run 1:
## bfp_comp
module bfp_comp (
    input logic clk,
    input logic rst,
    input logic  [63:0] s_axis_tdata,
    input logic  [ 7:0] s_axis_tkeep,
    input logic s_axis_tvalid,
    input logic s_axis_tlast,
    input logic  [31:0] s_axis_tuser,
    output logic [63:0] m_axis_tdata,
    output logic [ 7:0] m_axis_tkeep,
    output logic m_axis_tvalid,
    output logic m_axis_tlast,
    output logic [31:0] m_axis_tuser,
    input logic  [ 3:0] ctrl_ud_comp_meth,
    input logic  [ 3:0] ctrl_ud_iq_width
);
Size: roughly 8200 cells after synthesis, roughly 2300 flip-flops, roughly 220 I/O pins, roughly 0.093 sq mm of cells after synthesis.
clock: 3.38 ns
lec_check: 0
abc_area: 1
cap_margin: 10
core_margin: 2
core_utilization: 72
cts_cluster_diameter: 365
setup_slack_margin: -0.33
slew_margin: 20
run.sh (not shown) runs the stock make flow with config.mk's settings and CLKGATE_MAP_FILE=.
The final report for run 1 shows a completed flow and a layout that fails verification, specifically negative setup slack.
#### Input delta (run 2 over run 1)
--- a/flow/config.mk
+++ b/flow/config.mk
@@ -8,7 +8,7 @@
 export ABC_AREA = 1
-export CAP_MARGIN = 10
+export CAP_MARGIN = 15
 export CORE_MARGIN = 2
 export CORE_UTILIZATION = 72
-export CTS_CLUSTER_DIAMETER = 365
-export SETUP_SLACK_MARGIN = -0.33
+export CTS_CLUSTER_DIAMETER = 215
+export SETUP_SLACK_MARGIN = -0.32
 export SLEW_MARGIN = 20
==> flow/constraint.sdc <==
create_clock -name core_clock -period 3.36 [get_ports {clk}]
set_input_delay 0.6720 -clock core_clock [delete_from_list [all_inputs] [get_ports {clk}]]
set_output_delay 0.6720 -clock core_clock [all_outputs]
set_load 0.01 [all_outputs]
--- outcome ---
On maximum fanout encountered on the critical timing path, the higher figure sits with run 1, not run 2.
On slew at the pin with the worst max-slew slack: run 2 sits above run 1.
Compared to run 1, run 2 shows a narrower setup margin.
Against run 1, run 2 reports a part of the power in the clock network that is higher.
What the final checks of run 2 revealed, after a flow that finished every stage, was a layout that fails on negative setup slack.
Run comparison: run 2 end point of the critical path i_exp.max1[5]; run 1 end point of the critical path i_exp.max1[8]
What run 3 does differently from run 2 at the input level:
--- a/flow/config.mk
+++ b/flow/config.mk
@@ -7,3 +7,3 @@
 export LEC_CHECK = 0
-export ABC_AREA = 1
+export ABC_AREA = 0
 export CAP_MARGIN = 15
@@ -11,3 +11,5 @@
 export CORE_UTILIZATION = 72
-export CTS_CLUSTER_DIAMETER = 215
+export CTS_CLUSTER_SIZE = 35
+export MAX_ROUTING_LAYER = met5
+export PLACE_DENSITY = 0.6
 export SETUP_SLACK_MARGIN = -0.32
==> flow/constraint.sdc <==
create_clock -name core_clock -period 3.47 [get_ports {clk}]
set_input_delay 0.6940 -clock core_clock [delete_from_list [all_inputs] [get_ports {clk}]]
set_output_delay 0.6940 -clock core_clock [all_outputs]
set_load 0.01 [all_outputs]
==> results <==
Across run 2 and run 3, no clean finish was achieved.
No crash in run 2: every stage finished, but the layout fails its final checks due to negative setup slack.
STATUS slack of the critical path: run 3 loses against run 2
STATUS internal power consumption: run 3 wins against run 2
Endpoint of the most critical setup path = i_exp.max1[13]: run 3; endpoint of the most critical setup path = i_exp.max1[5]: run 2
Run 3: post-synthesis cell count is about 20% lower than what run 2 reported.
The higher post-CTS setup buffer count of run 3 and run 2 is in run 3.
Cell at the slowest stage of the critical path: sky130_fd_sc_hd__a2111oi_2 -> run 3, sky130_fd_sc_hd__o211ai_1 -> run 2

* * *

## job 7829
Starting RTL as in the previous note.
clock: 7.69 ns
lec_check: 0
abc_area: 0
cap_margin: 35
core_margin: 2
core_utilization: 34
place_density: 0.49
setup_slack_margin: 1.98
slew_margin: 0
Job 7829: full flow OK, the timing, design-rule and antenna checks passed
What job 2985 does differently from job 7829 at the input level:
diff --git a/flow/config.mk b/flow/config.mk
--- a/flow/config.mk
+++ b/flow/config.mk
@@ -8,2 +8 @@
-export ABC_AREA = 0
-export CAP_MARGIN = 35
+export CAP_MARGIN = 20
@@ -11,4 +10,2 @@
-export CORE_UTILIZATION = 34
-export PLACE_DENSITY = 0.49
-export SETUP_SLACK_MARGIN = 1.98
-export SLEW_MARGIN = 0
+export CORE_UTILIZATION = 40
+export SLEW_MARGIN = 20
==> flow/constraint.sdc <==
create_clock -name core_clock -period 5.07 [get_ports {clk}]
set_input_delay 1.0140 -clock core_clock [delete_from_list [all_inputs] [get_ports {clk}]]
set_output_delay 1.0140 -clock core_clock [all_outputs]
set_load 0.01 [all_outputs]
==> comparison <==
- Number of antenna cells inserted for job 2985: 2 up relative to job 7829
- Going from job 7829 to job 2985, wire length per cell -0.39 um; depth of the worst register-to-register path +4.8%; post-route standard cell area excluding fillers -740 um2.
- Minimum period implied by the final worst setup slack: job 2985 < job 7829
- Maximum number of buffers from clock root to sink in job 2985 is 1 below job 7829.
- Run comparison: job 7829 capturing element of the worst setup path i_exp.max1[4]; job 2985 capturing element of the worst setup path i_exp.max1[13]
- Going from job 7829 to job 2985, overall power consumption rose 18 mW; final-layout non-clock buffer area share +0.22 points.
- The final reports for job 2985 and job 7829 show met1 layer wirelength in the final routing lower in the former.
What job 6908 does differently from job 2985 at the input level:
diff --git a/flow/config.mk b/flow/config.mk
--- a/flow/config.mk
+++ b/flow/config.mk
@@ -8 +8,2 @@
-export CAP_MARGIN = 20
+export ABC_AREA = 1
+export CAP_MARGIN = 10
@@ -10 +11,2 @@
-export CORE_UTILIZATION = 40
+export CORE_UTILIZATION = 72
+export CTS_CLUSTER_DIAMETER = 246
==> flow/constraint.sdc <==
create_clock -name core_clock -period 3.38 [get_ports {clk}]
set_input_delay 0.6760 -clock core_clock [delete_from_list [all_inputs] [get_ports {clk}]]
set_output_delay 0.6760 -clock core_clock [all_outputs]
set_load 0.01 [all_outputs]
[summary]
Post-route worst hold slack: job 6908 vs job 2985 down 71 ps
Delta (job 6908 minus job 2985): proportion of power drawn by the clock network went down 5.8 points; final critical delay including setup and external delays moved down.
Nothing crashed in job 6908 and all stages finished; the problem is that the final layout failed, the offending checks being negative setup slack.
Power in sequential cells (job 6908 over job 2985): increase, about 50%
Number of nets at the end of the flow: job 6908 higher than job 2985
Modified inputs, job 987 compared to job 6908
diff --git a/flow/config.mk b/flow/config.mk
--- a/flow/config.mk
+++ b/flow/config.mk
@@ -8,2 +8 @@
-export ABC_AREA = 1
-export CAP_MARGIN = 10
+export CAP_MARGIN = 20
@@ -11,2 +10 @@
-export CORE_UTILIZATION = 72
-export CTS_CLUSTER_DIAMETER = 246
+export CORE_UTILIZATION = 23
==> flow/constraint.sdc <==
create_clock -name core_clock -period 9.59 [get_ports {clk}]
set_input_delay 1.9180 -clock core_clock [delete_from_list [all_inputs] [get_ports {clk}]]
set_output_delay 1.9180 -clock core_clock [all_outputs]
set_load 0.01 [all_outputs]
--- outcome ---
- Job 987 finished end to end and its layout was clean on timing, DRC and antenna.
- Met2 routing resource usage after global routing: job 987 vs job 6908 down 48 points
- Setup slack at placement was lower in the run labelled job 6908.
- Against job 6908, power in job 987 came out better.
- Job 987: synthesized cell count 1679 below job 6908
- The layout buffer count excluding clock buffers in job 987 is 0.51 times that in job 6908.
- Termination of the worst setup path = i_exp.max1[10]: job 987; termination of the worst setup path = i_exp.max1[7]: job 6908
- Job 987 ended up with a higher number of antenna violations at the first check in global routing than job 6908 did.
- Synthesized net count went down by more than 10% going from job 6908 to job 987.
- On combinational cell fraction of total power, the higher figure sits with job 6908, not job 987.

* * *

Starting RTL as in the previous note.
clock: 3.47 ns
lec_check: 0
abc_area: 0
cap_margin: 15
core_margin: 2
core_utilization: 70
cts_cluster_size: 35
hold_slack_margin: 0.29
max_routing_layer: met5
place_density: 0.6
setup_slack_margin: 0.84
slew_margin: 20
The starting point produced a layout that fails on setup timing.
Edit:
- ABC_AREA: 0 -> unset
- CAP_MARGIN: 15 -> 20
- CORE_UTILIZATION: 70 -> 40
- CTS_CLUSTER_SIZE: 35 -> unset
- HOLD_SLACK_MARGIN: 0.29 -> unset
- MAX_ROUTING_LAYER: met5 -> unset
- PLACE_DENSITY: 0.6 -> unset
- SETUP_SLACK_MARGIN: 0.84 -> unset
- clock period: 3.47 -> 8.138 ns (I/O delays scaled with it)
=> The new run went through all stages and came out clean; core utilization decreases by 41 points; hold slack improves by 0.031 ns; setup slack improves by 3.2 ns; combinational power decreases by well over a third; fmax decreases by a quarter to a third; die size increases by well over a third; area after synthesis stays the same; sequential power decreases by well over a third; non-clock buffer count decreases by 769; synthesized cell count is unchanged.
Edit:
- CORE_UTILIZATION: 40 -> 62
- clock period: 8.138 -> 6.06 ns (I/O delays scaled with it)
Clock-buffer cell count drops by 29.
Routed wire length shrinks by 1.4%.
Worst setup slack is worse by 1.5 ns.

* * *

Starting RTL as in the previous note.
// bfp_comp
module bfp_comp (
    input logic clk,
    input logic rst,
    input logic  [63:0] s_axis_tdata,
    input logic  [ 7:0] s_axis_tkeep,
    input logic s_axis_tvalid,
    input logic s_axis_tlast,
    input logic  [31:0] s_axis_tuser,
    output logic [63:0] m_axis_tdata,
    output logic [ 7:0] m_axis_tkeep,
    output logic m_axis_tvalid,
    output logic m_axis_tlast,
    output logic [31:0] m_axis_tuser,
    input logic  [ 3:0] ctrl_ud_comp_meth,
    input logic  [ 3:0] ctrl_ud_iq_width
);
make LEC_CHECK=0 ABC_AREA=0 CAP_MARGIN=30 CELL_PAD_IN_SITES_DETAIL_PLACEMENT=0 CORE_MARGIN=7 CORE_UTILIZATION=47 GPL_TIMING_DRIVEN=0 PLACE_DENSITY_LB_ADDON=0.16 SETUP_SLACK_MARGIN=0.12 SLEW_MARGIN=40 finish   # period 3.74 ns
The first run reached the layout checks and failed them: setup timing.
Change:
- ABC_AREA: 0 -> default
- CAP_MARGIN: 30 -> 10
- CELL_PAD_IN_SITES_DETAIL_PLACEMENT: 0 -> default
- CORE_MARGIN: 7 -> 10
- CORE_UTILIZATION: 47 -> 40
- MAX_ROUTING_LAYER: default -> met4
- PLACE_DENSITY_LB_ADDON: 0.16 -> default
- SETUP_SLACK_MARGIN: 0.12 -> -0.55
- SLEW_MARGIN: 40 -> 20
- clock period: 3.74 -> 8.138 ns (I/O delays scaled with it)
The new run produced a clean layout.
Power falls by 55%.
Wire length is about the same.
First-iteration DRC count rose by 2.1%.
Final area drops by 2.3%.
Clock power drops by 54%.
Critical path depth fell by 2.
Via count fell by 1.4%.
Count of clock-buffer cells in the layout came out higher by 7.
Change:
- CAP_MARGIN: 10 -> 20
- CORE_MARGIN: 10 -> 2
- CORE_UTILIZATION: 40 -> 68
- CTS_CLUSTER_DIAMETER: default -> 97
- GPL_TIMING_DRIVEN: 0 -> default
- MAX_ROUTING_LAYER: met4 -> default
- SETUP_SLACK_MARGIN: -0.55 -> default
- clock period: 8.138 -> 5.86 ns (I/O delays scaled with it)
After rerunning:
- utilization came out higher by 29 points
- first-iteration DRC count came out lower by 8.8%
- design area came out lower by 4.2%
- count of clock-buffer cells in the layout came out lower by 30
- wire length came out lower by 21%
- critical path depth came out lower by 2
- total power came out higher by about 33%
- synthesized area is unchanged
- via count came out lower by 5.4%
- worst setup slack is worse by 0.92 ns
- combinational power came out higher by 23%
Change:
- CORE_UTILIZATION: 68 -> 72
- CTS_CLUSTER_DIAMETER: 97 -> 397
- CTS_CLUSTER_SIZE: default -> 10
- TNS_END_PERCENT: default -> 5
- clock period: 5.86 -> 1.94 ns (I/O delays scaled with it)
With this change the flow never finished: it broke off in global routing (5_1_grt).
Die area drops by 5.5%.
Area after synthesis stays the same.
Synthesized cell count is unchanged.
Change:
- CORE_UTILIZATION: 72 -> 70
- CTS_CLUSTER_DIAMETER: 397 -> default
- CTS_CLUSTER_SIZE: 10 -> default
- TNS_END_PERCENT: 5 -> default
- clock period: 1.94 -> 4.13 ns (I/O delays scaled with it)
This time the run finished with setup timing left.
Area after synthesis stays the same.
Die size is higher by a few percent.
Synthesized cell count is unchanged.
Change:
- CORE_UTILIZATION: 70 -> 72
- CTS_CLUSTER_DIAMETER: default -> 117
- TNS_END_PERCENT: default -> 5
- clock period: 4.13 -> 1.94 ns (I/O delays scaled with it)
=> This time the run never finished: it broke off in global routing (5_1_grt) with GRT-0116. Synthesized cell count stays the same. Die size fell by about 2.7%. Area after synthesis stays the same.
No activity file was given, so power comes from the tool's default toggle rates.
